==> pepper: inputs <==
Design sort_pipe, start of the top module:
module sort_pipe #(
parameter DATA_WIDTH='d8
)(
input 				          clk,
input 				          rst_n,
input 					      client_val,
input [(8*DATA_WIDTH)-1:0]    client_data,
output reg                    client_rdy,
input 				          sort_rdy,
output reg                    sort_val,
output reg [8*DATA_WIDTH-1:0]   sort_data
);
clock: 3.0 ns
lec_check: 0
cap_margin: 20
cell_pad_in_sites_global_placement: 3
core_margin: 3
core_utilization: 40
max_routing_layer: met4
min_routing_layer: met2
place_density: 0.6
setup_slack_margin: 0.19
slew_margin: 20
run.sh (not shown) runs the stock make flow with config.mk's settings and CLKGATE_MAP_FILE=.
==> harbor: changes against pepper <==
CELL_PAD_IN_SITES_GLOBAL_PLACEMENT = not set   (was 3)
CORE_MARGIN = 2   (was 3)
CORE_UTILIZATION = 56   (was 40)
MAX_ROUTING_LAYER = not set   (was met4)
MIN_ROUTING_LAYER = not set   (was met2)
SETUP_SLACK_MARGIN = not set   (was 0.19)
==> flow/constraint.sdc (replaced) <==
create_clock -name core_clock -period 2.5 [get_ports {clk}]
set_input_delay 0.5000 -clock core_clock [delete_from_list [all_inputs] [get_ports {clk}]]
set_output_delay 0.5000 -clock core_clock [all_outputs]
set_load 0.01 [all_outputs]
==> xenon: changes against pepper <==
CELL_PAD_IN_SITES_GLOBAL_PLACEMENT = not set   (was 3)
CORE_MARGIN = 2   (was 3)
CORE_UTILIZATION = 72   (was 40)
MAX_ROUTING_LAYER = not set   (was met4)
MIN_ROUTING_LAYER = not set   (was met2)
PLACE_DENSITY = not set   (was 0.6)
PLACE_DENSITY_LB_ADDON = 0.26   (was not set)
SETUP_SLACK_MARGIN = 0.6   (was 0.19)
==> flow/constraint.sdc (replaced) <==
create_clock -name core_clock -period 2.03 [get_ports {clk}]
set_input_delay 0.4060 -clock core_clock [delete_from_list [all_inputs] [get_ports {clk}]]
set_output_delay 0.4060 -clock core_clock [all_outputs]
set_load 0.01 [all_outputs]
==> summary of the runs <==
xenon aborted during 4_1_cts. harbor completed with no timing, DRC or antenna violations. pepper produced a clean layout.
Of pepper and harbor, pepper has the higher via count (gap 37%, measured against harbor).
In sequential share of layout area, pepper and harbor hardly differ.
Between pepper and harbor, the lower clock skew is in harbor (gap 0.0034 ns).
In harbor the sequential power is higher than in pepper, by 16%.
Against harbor, the non-clock buffer count of pepper is lower by 42.
In pepper the clock power is lower than in harbor, by about 15%.
Between harbor and pepper, the lower routed wire length is in harbor (gap 10%, measured against pepper).

---

==> trial 18: inputs <==
sort_pipe again, from the RTL that the note above started with.
export LEC_CHECK = 0
export ABC_AREA = 1
export CAP_MARGIN = 20
export CELL_PAD_IN_SITES_GLOBAL_PLACEMENT = 3
export CORE_ASPECT_RATIO = 1.2
export CORE_MARGIN = 3
export CORE_UTILIZATION = 58
export CTS_CLUSTER_DIAMETER = 329
export GPL_TIMING_DRIVEN = 0
export MAX_ROUTING_LAYER = met4
export MIN_ROUTING_LAYER = met2
export PLACE_DENSITY_LB_ADDON = 0.21
export SETUP_SLACK_MARGIN = 0.19
export SLEW_MARGIN = 20
create_clock -name core_clock -period 3.0 [get_ports {clk}]
==> trial 41 (differences from trial 18) <==
==> flow/config.mk (replaced) <==
export PLATFORM = sky130hd
export DESIGN_NAME = sort_pipe
export DESIGN_NICKNAME = sort_pipe
export VERILOG_FILES = /design/flow/design.v
export SDC_FILE = /design/flow/constraint.sdc
export NUM_CORES = 4
export LEC_CHECK = 0
export ABC_AREA = 1
export CAP_MARGIN = 20
export CELL_PAD_IN_SITES_DETAIL_PLACEMENT = 0
export CELL_PAD_IN_SITES_GLOBAL_PLACEMENT = 0
export CORE_ASPECT_RATIO = 1.28
export CORE_MARGIN = 2
export CORE_UTILIZATION = 59
export CTS_CLUSTER_SIZE = 37
export GPL_ROUTABILITY_DRIVEN = 1
export MAX_ROUTING_LAYER = met5
export MIN_ROUTING_LAYER = met1
export PLACE_DENSITY = 0.65
export SLEW_MARGIN = 20
==> flow/constraint.sdc (replaced) <==
create_clock -name core_clock -period 1.41 [get_ports {clk}]
set_input_delay 0.2820 -clock core_clock [delete_from_list [all_inputs] [get_ports {clk}]]
set_output_delay 0.2820 -clock core_clock [all_outputs]
set_load 0.01 [all_outputs]
==> build 19 (differences from trial 18) <==
==> flow/config.mk (replaced) <==
export PLATFORM = sky130hd
export DESIGN_NAME = sort_pipe
export DESIGN_NICKNAME = sort_pipe
export VERILOG_FILES = /design/flow/design.v
export SDC_FILE = /design/flow/constraint.sdc
export NUM_CORES = 4
export LEC_CHECK = 0
export CAP_MARGIN = 20
export CELL_PAD_IN_SITES_DETAIL_PLACEMENT = 0
export CELL_PAD_IN_SITES_GLOBAL_PLACEMENT = 0
export CORE_ASPECT_RATIO = 1.28
export CORE_MARGIN = 2
export CORE_UTILIZATION = 71
export CTS_CLUSTER_SIZE = 37
export GPL_ROUTABILITY_DRIVEN = 1
export MAX_ROUTING_LAYER = met5
export MIN_ROUTING_LAYER = met1
export PLACE_DENSITY = 0.65
export SLEW_MARGIN = 20
==> flow/constraint.sdc (replaced) <==
create_clock -name core_clock -period 1.97 [get_ports {clk}]
set_input_delay 0.3940 -clock core_clock [delete_from_list [all_inputs] [get_ports {clk}]]
set_output_delay 0.3940 -clock core_clock [all_outputs]
set_load 0.01 [all_outputs]
==> build 9 (differences from trial 18) <==
==> flow/config.mk (replaced) <==
export PLATFORM = sky130hd
export DESIGN_NAME = sort_pipe
export DESIGN_NICKNAME = sort_pipe
export VERILOG_FILES = /design/flow/design.v
export SDC_FILE = /design/flow/constraint.sdc
export NUM_CORES = 4
export LEC_CHECK = 0
export CAP_MARGIN = 20
export CORE_MARGIN = 2
export CORE_UTILIZATION = 72
export CTS_CLUSTER_DIAMETER = 356
export CTS_CLUSTER_SIZE = 30
export PLACE_DENSITY = 0.78
export SETUP_SLACK_MARGIN = -0.19
export SLEW_MARGIN = 20
==> flow/constraint.sdc (replaced) <==
create_clock -name core_clock -period 1.9 [get_ports {clk}]
set_input_delay 0.3800 -clock core_clock [delete_from_list [all_inputs] [get_ports {clk}]]
set_output_delay 0.3800 -clock core_clock [all_outputs]
set_load 0.01 [all_outputs]
==> summary of the runs <==
Of build 9 and trial 18, trial 18 has the higher synthesized cell count (gap about 9%, measured against trial 18). Worst setup slack: build 19 is lower than build 9 (0.23 ns). In flip-flop count, build 19 and build 9 do not differ. In build 9 the cell area is lower than in build 19, by about 7%. Between trial 41 and build 9, the lower area after synthesis is in trial 41 (gap about 2%, measured against build 9). Between build 9 and build 19, the lower power is in build 9 (gap 15%, measured against build 19). Via count: build 9 is smaller than build 19 (about 14%). Against build 9, the sequential share of layout area of build 19 is lower by 2.8 points. Build 19 produced a layout that fails on setup timing. Trial 18 died in global placement without I/O (3_1_place_gp_skip_io). Trial 41 died in global routing (5_1_grt). Build 9 ran to the end with violations: setup timing. In build 19 the critical path depth is lower than in build 9, by 1. Maximum frequency: build 19 is lower than build 9 (12%). Of build 19 and build 9, build 19 has the higher final cell count (gap about 2.4%, measured against build 9).

---

==> build 25: inputs <==
Starting RTL as in the previous note.
clock: 3.0 ns
lec_check: 0
cap_margin: 20
cell_pad_in_sites_detail_placement: 2
core_margin: 2
core_utilization: 40
cts_cluster_diameter: 301
gpl_timing_driven: 0
slew_margin: 20
==> build 65 (differences from build 25) <==
Settings changed: ABC_AREA set to 1, CELL_PAD_IN_SITES_DETAIL_PLACEMENT 2 to not set, CORE_UTILIZATION 40 to 72, CTS_CLUSTER_DIAMETER 301 to 356, CTS_CLUSTER_SIZE set to 30, GPL_TIMING_DRIVEN 0 to not set, HOLD_SLACK_MARGIN set to 0.29, PLACE_DENSITY set to 0.78, SETUP_SLACK_MARGIN set to -0.19.
==> flow/constraint.sdc (replaced) <==
create_clock -name core_clock -period 1.82 [get_ports {clk}]
set_input_delay 0.3640 -clock core_clock [delete_from_list [all_inputs] [get_ports {clk}]]
set_output_delay 0.3640 -clock core_clock [all_outputs]
set_load 0.01 [all_outputs]
==> notes <==
Build 65 finished but failed the layout checks on negative setup slack. Build 25 reached the layout checks and failed them: negative setup slack. Against build 25, the synthesized area of build 65 is lower by 2.1%. Against build 25, the synthesized cell count of build 65 is higher by 10%. In build 65 the global-route usage is lower than in build 25, by 9.8 points. Register-to-register slack: build 65 is higher than build 25 (50 ps). Core utilization: build 25 is lower than build 65 (35 points). Between build 65 and build 25, the lower cell area is in build 65 (gap about 6%, measured against build 25). Against build 65, the via count of build 25 is higher by 29%.
==> figures <==
Floorplan utilization: build 65 73.3%; build 25 40.3%
Data arrival time at the worst-slack endpoint: build 65 1540 ps; build 25 3540 ps
Layout-to-synthesis area ratio: build 65 1.128x; build 25 1.174x
Power drawn by the combinational cells: build 65 41.4 mW; build 25 29.0 mW
Tapcells: build 65 511; build 25 940
Total routed wirelength: build 65 67600 um; build 25 165000 um
Per-cell routed wire length: build 65 15.9 um; build 25 37.3 um
Routed metal-1 wirelength: build 65 27100 um; build 25 53900 um
Post-synthesis net count: build 65 3771; build 25 3436
Fin worst setup slack: build 65 -81.6 ps; build 25 -119 ps
Setup slack after placement: build 65 -130 ps; build 25 -670 ps
Status: build 65 finished with violations; build 25 finished with violations
Violated checks: build 65 negative setup slack; build 25 negative setup slack
Area share of and/or/nand/nor cells after synthesis: build 65 32.5%; build 25 23.4%
Flop2flop setup slack: build 65 -70 ps; build 25 -120 ps
Tally of clock buffers in the finished layout: build 65 21; build 25 74
Average cell area after synthesis: build 65 7.78 um2; build 25 8.77 um2

---

==> job 7899 <==
Starting RTL as in the previous note.
clock: 1.47 ns
lec_check: 0
cap_margin: 20
cell_pad_in_sites_detail_placement: 0
cell_pad_in_sites_global_placement: 3
core_aspect_ratio: 1.28
core_margin: 2
core_utilization: 60
gpl_routability_driven: 1
max_routing_layer: met5
min_routing_layer: met1
place_density_lb_addon: 0.03
setup_slack_margin: 0.42
slew_margin: 20
==> job 7148 (differences from job 7899) <==
==> flow/config.mk (replaced) <==
export PLATFORM = sky130hd
export DESIGN_NAME = sort_pipe
export DESIGN_NICKNAME = sort_pipe
export VERILOG_FILES = /design/flow/design.v
export SDC_FILE = /design/flow/constraint.sdc
export NUM_CORES = 4
export LEC_CHECK = 0
export CAP_MARGIN = 20
export CELL_PAD_IN_SITES_DETAIL_PLACEMENT = 0
export CELL_PAD_IN_SITES_GLOBAL_PLACEMENT = 1
export CORE_ASPECT_RATIO = 1.49
export CORE_MARGIN = 10
export CORE_UTILIZATION = 40
export CTS_CLUSTER_SIZE = 95
export GPL_ROUTABILITY_DRIVEN = 1
export MAX_ROUTING_LAYER = met5
export MIN_ROUTING_LAYER = met2
export PLACE_DENSITY_LB_ADDON = 0.14
export SETUP_SLACK_MARGIN = 0.51
export SLEW_MARGIN = 35
==> flow/constraint.sdc (replaced) <==
create_clock -name core_clock -period 1.97 [get_ports {clk}]
set_input_delay 0.3940 -clock core_clock [delete_from_list [all_inputs] [get_ports {clk}]]
set_output_delay 0.3940 -clock core_clock [all_outputs]
set_load 0.01 [all_outputs]
==> job 6101 (differences from job 7899) <==
==> flow/config.mk (replaced) <==
export PLATFORM = sky130hd
export DESIGN_NAME = sort_pipe
export DESIGN_NICKNAME = sort_pipe
export VERILOG_FILES = /design/flow/design.v
export SDC_FILE = /design/flow/constraint.sdc
export NUM_CORES = 4
export LEC_CHECK = 0
export CAP_MARGIN = 20
export CORE_MARGIN = 2
export CORE_UTILIZATION = 40
export PLACE_DENSITY = 0.6
export SLEW_MARGIN = 20
==> flow/constraint.sdc (replaced) <==
create_clock -name core_clock -period 2.5 [get_ports {clk}]
set_input_delay 0.5000 -clock core_clock [delete_from_list [all_inputs] [get_ports {clk}]]
set_output_delay 0.5000 -clock core_clock [all_outputs]
set_load 0.01 [all_outputs]
==> comparison table <==
	job 6101	job 7899	job 7148
Outcome	finished clean	did not finish	finished with violations
Failing step	-	global placement without I/O (3_1_place_gp_skip_io)	-
Reasons for failing layout checks	-	-	negative setup slack
Count of buffers added by post-CTS timing repair for setup	0	-	119
Critical Path Source	vld[7]	-	P3_C2_MAX[5]
Largest fanout on the critical path	5	-	8
Number of antenna violations at the first check in global routing	0	-	0
# nets final	3,525	-	4,135
Power drawn by the combinational cells	25,600 uW	-	61,400 uW
Total number of sequential cells	520	-	520
Input/output buffers	133	-	133
Routed via count	23,718	-	38,827
Std-Cell Core Area	70,000 um^2	46,300 um^2	69,700 um^2
DR DRC count	0	-	0
Logic gate fraction of the total cell area	42.0%	-	41.8%
Placed cell count	4,191	-	4,472
Floorplan Utilization	40.3%	61.0%	40.5%
Leakage	0.0147 uW	-	0.0190 uW
Worst Hold Class	in -> reg	-	in -> async
Startpoint type of the worst setup path	flip-flop	-	flip-flop
Power and IR drop assume default switching activity.
